## harbor
Design top, start of the top module:
module top(
    input logic         clk,
    input logic         SW,          
    input logic [63:0]  pattern,     
    output logic        _48b         
);
make LEC_CHECK=0 CAP_MARGIN=20 CORE_MARGIN=2 CORE_UTILIZATION=71 CTS_CLUSTER_SIZE=54 PLACE_DENSITY=0.78 SETUP_SLACK_MARGIN=-0.54 SLEW_MARGIN=20 finish   # period 7.82 ns
run.sh (not shown) runs the stock make flow with config.mk's settings and CLKGATE_MAP_FILE=.
Input-level comparison between indigo and harbor:
--- a/flow/config.mk
+++ b/flow/config.mk
@@ -7,0 +8 @@
+export ABC_AREA = 1
@@ -10,4 +11,2 @@
-export CORE_UTILIZATION = 71
-export CTS_CLUSTER_SIZE = 54
-export PLACE_DENSITY = 0.78
-export SETUP_SLACK_MARGIN = -0.54
+export CORE_UTILIZATION = 72
+export PLACE_DENSITY = 0.41
==> flow/constraint.sdc <==
create_clock -name core_clock -period 4.92 [get_ports {clk}]
set_input_delay 0.9840 -clock core_clock [delete_from_list [all_inputs] [get_ports {clk}]]
set_output_delay 0.9840 -clock core_clock [all_outputs]
set_load 0.01 [all_outputs]
### Flow results
Diff harbor -> indigo: pre-CTS worst setup slack saw a decrease, final weighted congestion of routability-driven global placement lost 2.1%.

## v7
top again, from the RTL that the note above started with.
Design top, start of the top module:
module top(
    input logic         clk,
    input logic         SW,          
    input logic [63:0]  pattern,     
    output logic        _48b         
);
make LEC_CHECK=0 ABC_AREA=0 CAP_MARGIN=10 CELL_PAD_IN_SITES_DETAIL_PLACEMENT=1 CELL_PAD_IN_SITES_GLOBAL_PLACEMENT=3 CORE_ASPECT_RATIO=1.12 CORE_MARGIN=3 CORE_UTILIZATION=39 CTS_CLUSTER_SIZE=75 GPL_ROUTABILITY_DRIVEN=0 GPL_TIMING_DRIVEN=1 HOLD_SLACK_MARGIN=0.18 MIN_ROUTING_LAYER=met1 PLACE_DENSITY=0.72 SETUP_SLACK_MARGIN=1.57 SLEW_MARGIN=20 TNS_END_PERCENT=95 finish   # period 9.63 ns
v7 finished all stages; the layout is clean.
Edits applied to the flow inputs when going from v7 to v28:
# v7
export LEC_CHECK = 0
export ABC_AREA = 0
export CAP_MARGIN = 10
export CELL_PAD_IN_SITES_DETAIL_PLACEMENT = 1
export CELL_PAD_IN_SITES_GLOBAL_PLACEMENT = 3
export CORE_ASPECT_RATIO = 1.12
export CORE_MARGIN = 3
export CORE_UTILIZATION = 39
export CTS_CLUSTER_SIZE = 75
export GPL_ROUTABILITY_DRIVEN = 0
export GPL_TIMING_DRIVEN = 1
export HOLD_SLACK_MARGIN = 0.18
export MIN_ROUTING_LAYER = met1
export PLACE_DENSITY = 0.72
export SETUP_SLACK_MARGIN = 1.57
export SLEW_MARGIN = 20
export TNS_END_PERCENT = 95
create_clock -name core_clock -period 9.63 [get_ports {clk}]
# v28
export LEC_CHECK = 0
export CAP_MARGIN = 5
export CORE_MARGIN = 2
export CORE_UTILIZATION = 72
export CTS_CLUSTER_DIAMETER = 148
export SLEW_MARGIN = 20
create_clock -name core_clock -period 4.6 [get_ports {clk}]
Results
v28 vs v7, count of placed standard cells including taps went down by about 2.7%. Seen in the log of v28: GRT-0232 during global routing (5_1_grt), after which the run never completed. v28 against v7: async set or reset register ratio after synthesis comparable, fraction of synthesized area in multiplexers comparable, overall chip area now smaller, area of the synthesized netlist per yosys stat comparable. Comparing v7 against v28, there is no change at all in hold buffer count at CTS. On worst setup timing slack at the placement stage, v28 does worse than v7. Taking v7 as the reference, in v28 total placed instance area moved up, total clock buffers created by CTS shrank by 7, count of clock tree sinks about even, total half-perimeter wirelength after legalization and detailed placement dropped 12%.
### v28 -> v30
# v28
export LEC_CHECK = 0
export CAP_MARGIN = 5
export CORE_MARGIN = 2
export CORE_UTILIZATION = 72
export CTS_CLUSTER_DIAMETER = 148
export SLEW_MARGIN = 20
create_clock -name core_clock -period 4.6 [get_ports {clk}]
# v30
export LEC_CHECK = 0
export ABC_AREA = 1
export CAP_MARGIN = 20
export CORE_MARGIN = 2
export CORE_UTILIZATION = 70
export CTS_CLUSTER_SIZE = 15
export SETUP_SLACK_MARGIN = -0.32
export SLEW_MARGIN = 20
create_clock -name core_clock -period 5.36 [get_ports {clk}]
Results
v30 did not stop at any stage, and its layout met the timing, design-rule and antenna checks. [compare] base=v28 new=v30: number of flip-flops and latches in the synthesized netlist about even; starting density of the core shows a reduction of 1.9 points; synthesized-area fraction occupied by ao, oa, aoi and oai cells decreased 10 points; buffer count from post-CTS setup fixing now sits lower; die area increased by 2.4% relative to the old numbers.
--- input diff v30..v33 ---
# v30
export LEC_CHECK = 0
export ABC_AREA = 1
export CAP_MARGIN = 20
export CORE_MARGIN = 2
export CORE_UTILIZATION = 70
export CTS_CLUSTER_SIZE = 15
export SETUP_SLACK_MARGIN = -0.32
export SLEW_MARGIN = 20
create_clock -name core_clock -period 5.36 [get_ports {clk}]
# v33
export LEC_CHECK = 0
export CAP_MARGIN = 20
export CORE_MARGIN = 2
export CORE_UTILIZATION = 72
export PLACE_DENSITY = 0.66
export SETUP_SLACK_MARGIN = -0.26
export SLEW_MARGIN = 20
create_clock -name core_clock -period 4.83 [get_ports {clk}]
Results
Of v33 and v30, just one finished clean: v30. Looking at number of antenna violations at the first check in global routing, v33 sits 1 higher than v30 does. Changes observed in v33 relative to v30: final-layout fill cell count went down 30%; post-place instance area shows an increase of 7.0%; cell count now sits lower; met3 layer usage reported by global route increased 2.6 points; count of cell types in the netlist went up by about 70%. Summary of v33 over v30: total via count in the routed design saw a decrease.
Setup changes, v33 to v9
# v33
export LEC_CHECK = 0
export CAP_MARGIN = 20
export CORE_MARGIN = 2
export CORE_UTILIZATION = 72
export PLACE_DENSITY = 0.66
export SETUP_SLACK_MARGIN = -0.26
export SLEW_MARGIN = 20
create_clock -name core_clock -period 4.83 [get_ports {clk}]
# v9
export LEC_CHECK = 0
export CAP_MARGIN = 20
export CORE_MARGIN = 2
export CORE_UTILIZATION = 72
export CTS_CLUSTER_SIZE = 34
export MAX_ROUTING_LAYER = met4
export PLACE_DENSITY = 0.66
export SETUP_SLACK_MARGIN = 1.4
export SLEW_MARGIN = 20
create_clock -name core_clock -period 4.83 [get_ports {clk}]
### Flow results
FAIL v9 @ global routing (5_1_grt): tool exited with error
v9 vs v33 on CTS buffer count: v9 is the higher one.
Diff v33..v9 | number of nets in the synthesized netlist | unchanged
On instance count after placement with tap cells included: v9 sits below v33.
HPWL reported at the end of detailed placement delta for v9 relative to v33: about 2% higher
The post-CTS setup-driven buffer insertion count number comes out higher for v9 vs v33.
When the final numbers for v9 and v33 were put side by side, the number of gates resized after cts turned out to be smaller in v33.
Comparing v33 against v9, there is no change at all in post-synthesis chip area from yosys.
### v9 -> v18
# v9
export LEC_CHECK = 0
export CAP_MARGIN = 20
export CORE_MARGIN = 2
export CORE_UTILIZATION = 72
export CTS_CLUSTER_SIZE = 34
export MAX_ROUTING_LAYER = met4
export PLACE_DENSITY = 0.66
export SETUP_SLACK_MARGIN = 1.4
export SLEW_MARGIN = 20
create_clock -name core_clock -period 4.83 [get_ports {clk}]
# v18
export LEC_CHECK = 0
export CAP_MARGIN = 20
export CORE_MARGIN = 2
export CORE_UTILIZATION = 68
export SETUP_SLACK_MARGIN = -0.3
export SLEW_MARGIN = 20
create_clock -name core_clock -period 4.42 [get_ports {clk}]
### Flow results
The final report for v18 shows a completed flow and a layout that fails verification, specifically max-capacitance violations, max-slew violations, negative setup slack.
On area fraction in mux cells, v9 and v18 are neck and neck.
Summary of v18 over v9: sequential element share of the synthesized area level, placement-stage worst setup slack moved down, cell row count moved up.

Setup of the reference run:
The RTL this note starts from:
==> flow/design.v <==
module controller (
    input logic clk,
    input logic reset,
    output logic load_sreg,
    output logic transmit_pixel,
    output logic [5:0] pixel,
    output logic [4:0] frame
);
    localparam TRANSMIT_FRAME       = 1'b0;
    localparam IDLE                 = 1'b1;
    localparam [2:0] READ_CH_VALS   = 3'b001;
    localparam [2:0] LOAD_SREG      = 3'b010;
    localparam [2:0] TRANSMIT_PIXEL = 3'b100;
    localparam [8:0] TRANSMIT_CYCLES    = 9'd360;        
    localparam [22:0] IDLE_CYCLES       = 23'd2400;
    logic state;
    logic next_state;
    logic [2:0] transmit_phase;
    logic [2:0] next_transmit_phase;
    logic [5:0] pixel_counter;
    logic [4:0] frame_counter;
    logic [8:0] transmit_counter;
    logic [22:0] idle_counter;
    logic transmit_pixel_done;
    logic idle_done;
    assign transmit_pixel_done = (transmit_counter == TRANSMIT_CYCLES - 1);
    assign idle_done = (idle_counter == IDLE_CYCLES - 1);
    always_ff @(posedge clk) begin
        if (reset) begin
            state <= TRANSMIT_FRAME;
            transmit_phase <= READ_CH_VALS;
        end
        else begin
            state <= next_state;
            transmit_phase <= next_transmit_phase;
        end
    end
    always_comb begin
        next_state = state;
        case (state)
            TRANSMIT_FRAME:
                if ((pixel_counter == 6'd63) && (transmit_pixel_done))
                    next_state = IDLE;
                else
                    next_state = TRANSMIT_FRAME;
            IDLE:
                if (idle_done)
                    next_state = TRANSMIT_FRAME;
                else
                    next_state = IDLE;
        endcase
    end
    always_comb begin
        next_transmit_phase = READ_CH_VALS;
        if (state == TRANSMIT_FRAME) begin
            case (transmit_phase)
                READ_CH_VALS:
                    next_transmit_phase = LOAD_SREG;
                LOAD_SREG:
                    next_transmit_phase = TRANSMIT_PIXEL;
                TRANSMIT_PIXEL:
                    next_transmit_phase = transmit_pixel_done ? READ_CH_VALS : TRANSMIT_PIXEL;
                default: ;
            endcase
        end
    end
    always_ff @(posedge clk) begin
        if (reset) begin
            pixel_counter <= 6'd0;
        end
        else if ((state == TRANSMIT_FRAME) && transmit_pixel_done) begin
            pixel_counter <= pixel_counter + 1;
        end
    end
    always_ff @(posedge clk) begin
        if (reset) begin
            frame_counter <= 5'd0;
        end
        else if (idle_done) begin
            frame_counter <= frame_counter + 1;
        end
    end
    always_ff @(posedge clk) begin
        if (reset) begin
            transmit_counter <= 9'd0;
        end
        else if (transmit_phase == TRANSMIT_PIXEL) begin
            transmit_counter <= transmit_counter + 1;
        end
        else begin
            transmit_counter <= 9'd0;
        end
    end
    always_ff @(posedge clk) begin
        if (reset) begin
            idle_counter <= 23'd0;
        end
        else if (state == IDLE) begin
            idle_counter <= idle_counter + 1;
        end
        else begin
            idle_counter <= 23'd0;
        end
    end
    assign pixel = pixel_counter;
    assign frame = frame_counter;
    assign load_sreg = (transmit_phase == LOAD_SREG);
    assign transmit_pixel = (transmit_phase == TRANSMIT_PIXEL);
endmodule
module ws2812b(
    input logic clk,
    input logic reset,
    input logic serial_in,
    input logic transmit,
    output logic ws2812b_out,
    output logic shift
);
    localparam IDLE = 1'b0;
    localparam TRANSMITTING = 1'b1;
    localparam T0_CYCLE_COUNT = 4'd5;
    localparam T1_CYCLE_COUNT = 4'd10;
    localparam MAX_CYCLE_COUNT = 4'd15;
    logic state;
    logic [3:0] cycle_count;
    logic bit_being_sent;
    always_ff @(posedge clk) begin
        if (reset) begin
            state <= IDLE;
            cycle_count <= 4'd0;
            bit_being_sent <= 1'b0;
        end
        else begin
            case (state)
                IDLE:
                    if (transmit == 1'b1) begin
                        state <= TRANSMITTING;
                        cycle_count <= 4'd0;
                        bit_being_sent <= serial_in;
                    end
                TRANSMITTING:
                    if (transmit == 1'b0) begin
                        state <= IDLE;
                    end
                    else if (cycle_count == MAX_CYCLE_COUNT - 1) begin
                        cycle_count <= 4'd0;
                        bit_being_sent <= serial_in;
                    end
                    else begin
                        cycle_count <= cycle_count + 1;
                    end
                default:
                    state <= IDLE;
            endcase
        end
    end
    always_comb begin
        if (state == TRANSMITTING)
            if (bit_being_sent == 1'b0)
                ws2812b_out = (cycle_count < T0_CYCLE_COUNT);
            else
                ws2812b_out = (cycle_count < T1_CYCLE_COUNT);
        else
            ws2812b_out = 1'b0;
    end
    assign shift = (state == TRANSMITTING) && (cycle_count == 4'd0);
endmodule
module rules (
    input logic clk,
    input logic reset,
    input logic step,            
    input logic [127:0] initial_pattern,
    output logic [127:0] grid    
);
    logic [127:0] next_grid;
    always_ff @(posedge clk) begin
        if (reset) begin
            grid <= initial_pattern;
        end
        else if (step) begin
            grid <= next_grid;
        end
    end
    function automatic int neighbors(input int row, input int col, input logic [127:0] g);
        int living;
        int r, c, nr, nc, idx;
        living = 0;
            for (nr = -1; nr <= 1; nr++) begin  
                for (nc = -1; nc <= 1; nc++) begin  
                    if (!(nr == 0 && nc == 0)) begin  
                        r = (row + nr + 8) % 8;  
                        c = (col + nc + 8) % 8;  
                        idx = r * 8 + c;  
                        if (g[2*idx +: 2] == 2'b11) living++;  
                    end
                end
            end
        neighbors =  living;  
    endfunction
generate;
    genvar ir, ic;
    for (ir=0; ir<8; ir++) begin  
        for (ic=0; ic<8; ic++) begin  
            localparam int index = ir * 8 + ic;  
            int living_neighbors;
            always_comb begin
                living_neighbors = neighbors(ir, ic, grid); 
                if (grid[2*index +: 2] == 2'b11) begin  
                    if (living_neighbors == 2 || living_neighbors==3) begin
                        next_grid[2*index +: 2] = 2'b11;
                    end
                    else begin
                        next_grid[2*index +: 2] = 2'b01;
                    end
                end
                else if (grid[2*index +: 2] == 2'b01) begin  
                    if (living_neighbors == 3) begin
                        next_grid[2*index +: 2] = 2'b11;
                    end
                    else begin
                        next_grid[2*index +: 2] = 2'b10;
                    end
                end
                else if (grid[2*index +: 2] == 2'b10) begin  
                    if (living_neighbors == 3) begin
                        next_grid[2*index +: 2] = 2'b11;
                    end
                    else begin
                        next_grid[2*index +: 2] = 2'b00;
                    end
                end
                else  begin  
                    if (living_neighbors == 3) begin
                        next_grid[2*index +: 2] = 2'b11;
                    end
                    else begin
                        next_grid[2*index +: 2] = 2'b00;
                    end
                end
            end
        end
    end
endgenerate
endmodule
module top(
    input logic         clk,
    input logic         SW,          
    input logic [63:0]  pattern,     
    output logic        _48b         
);
    logic [127:0] grid;
    logic [127:0] initial_pattern;
    logic step_game;
    logic reset;
    logic [23:0] shift_reg;
    logic shift;
    logic ws2812b_out;
    logic [5:0] pixel;
    logic load_sreg;
    logic transmit_pixel;
    logic [4:0] frame;
    logic [4:0] last_frame;
    localparam [23:0] OFF     = 24'h000000;
    localparam [23:0] RED     = 24'h00FF00;
    localparam [23:0] GREEN   = 24'hFF0000;
    localparam [23:0] BLUE    = 24'h0000FF;
    genvar gi;
    generate
        for (gi = 0; gi < 64; gi++) begin : g_init
            assign initial_pattern[2*gi +: 2] = pattern[gi] ? 2'b11 : 2'b00;
        end
    endgenerate
    assign reset = ~SW;
    rules u3 (
        .clk(clk),
        .reset(reset),
        .step(step_game),
        .initial_pattern(initial_pattern),
        .grid(grid)  
    );
    ws2812b u4 (
        .clk            (clk),
        .reset          (reset),
        .serial_in      (shift_reg[23]),
        .transmit       (transmit_pixel),
        .ws2812b_out    (ws2812b_out),
        .shift          (shift)
    );
    controller u5 (
        .clk            (clk),
        .reset          (reset),
        .load_sreg      (load_sreg),
        .transmit_pixel (transmit_pixel),
        .pixel          (pixel),
        .frame          (frame)
    );
    always_ff @(posedge clk) begin
        if (reset)
            last_frame <= 5'd0;
        else
            last_frame <= frame;
    end
    assign step_game = (frame != last_frame);  
    always_ff @(posedge clk) begin
        if (reset) begin
            shift_reg <= OFF;
        end
        else if (load_sreg) begin
            if (grid[2*pixel +: 2] == 2'b11) begin  
                shift_reg <= GREEN;
            end
            else if (grid[2*pixel +: 2] == 2'b01) begin  
                shift_reg <= BLUE;
            end
            else if (grid[2*pixel +: 2] == 2'b10) begin  
                shift_reg <= RED;
            end
            else begin  
                shift_reg <= OFF;
            end
        end
        else if (shift) begin
            shift_reg <= { shift_reg[22:0], 1'b0 };
        end
    end
    assign _48b = ws2812b_out;
endmodule
==> flow/config.mk <==
export PLATFORM = sky130hd
export DESIGN_NAME = top
export DESIGN_NICKNAME = top
export VERILOG_FILES = /design/flow/design.v
export SDC_FILE = /design/flow/constraint.sdc
export NUM_CORES = 4
export LEC_CHECK = 0
export ABC_AREA = 1
export CAP_MARGIN = 10
export CELL_PAD_IN_SITES_DETAIL_PLACEMENT = 1
export CORE_ASPECT_RATIO = 1.12
export CORE_MARGIN = 3
export CORE_UTILIZATION = 39
export CTS_CLUSTER_SIZE = 34
export GPL_TIMING_DRIVEN = 1
export MIN_ROUTING_LAYER = met2
export PLACE_DENSITY = 0.72
export SETUP_SLACK_MARGIN = 1.57
export SLEW_MARGIN = 20
export TNS_END_PERCENT = 25
==> flow/constraint.sdc <==
create_clock -name core_clock -period 6.8 [get_ports {clk}]
set_input_delay 1.3600 -clock core_clock [delete_from_list [all_inputs] [get_ports {clk}]]
set_output_delay 1.3600 -clock core_clock [all_outputs]
set_load 0.01 [all_outputs]
The reference run is listed as incomplete: the tool reported an error in global routing and the run ended there.
> inputs changed (the reference run -> the trial run)
Settings: removing PLACE_DENSITY (formerly 0.72); removing ABC_AREA (formerly 1); removing SETUP_SLACK_MARGIN (formerly 1.57); removing CORE_ASPECT_RATIO (formerly 1.12); removing TNS_END_PERCENT (formerly 25); removing MIN_ROUTING_LAYER (formerly met2); removing CELL_PAD_IN_SITES_DETAIL_PLACEMENT (formerly 1); changing CORE_UTILIZATION from 39 to 72; changing CORE_MARGIN from 3 to 2; changing CAP_MARGIN from 10 to 5; removing CTS_CLUSTER_SIZE (formerly 34); removing GPL_TIMING_DRIVEN (formerly 1); changing the clock period (ns, I/O delays scaled along) from 6.8 to 5.7.
Results
- The trial run closes out successfully: all stages finished, all timing, DRC and antenna checks passed.
- Synthesized-area fraction occupied by xor and xnor cells in the trial run is 18 points higher than in the reference run
- Count of instances resized after the clock tree is built, the reference run and the trial run, higher one = the reference run.
- In the trial run the initial cell density of the core turned out 33 points higher than in the reference run.
- The trial run: standard cell area after detailed placement is about 1.8% higher than what the reference run reported.
- The trial run vs the reference run: number of placement rows down by more than a quarter
- Chip area is lower on the trial run
- The lower simple logic cell fraction of the synthesized area of the reference run and the trial run is in the trial run.
- Summary of the trial run over the reference run: post-synth tally of flip-flops with integrated enable stayed essentially flat, post-synthesis chip area from yosys rose by 180 um^2.
- [the trial run] number of instances in the synthesized netlist fell 31% relative to the reference run
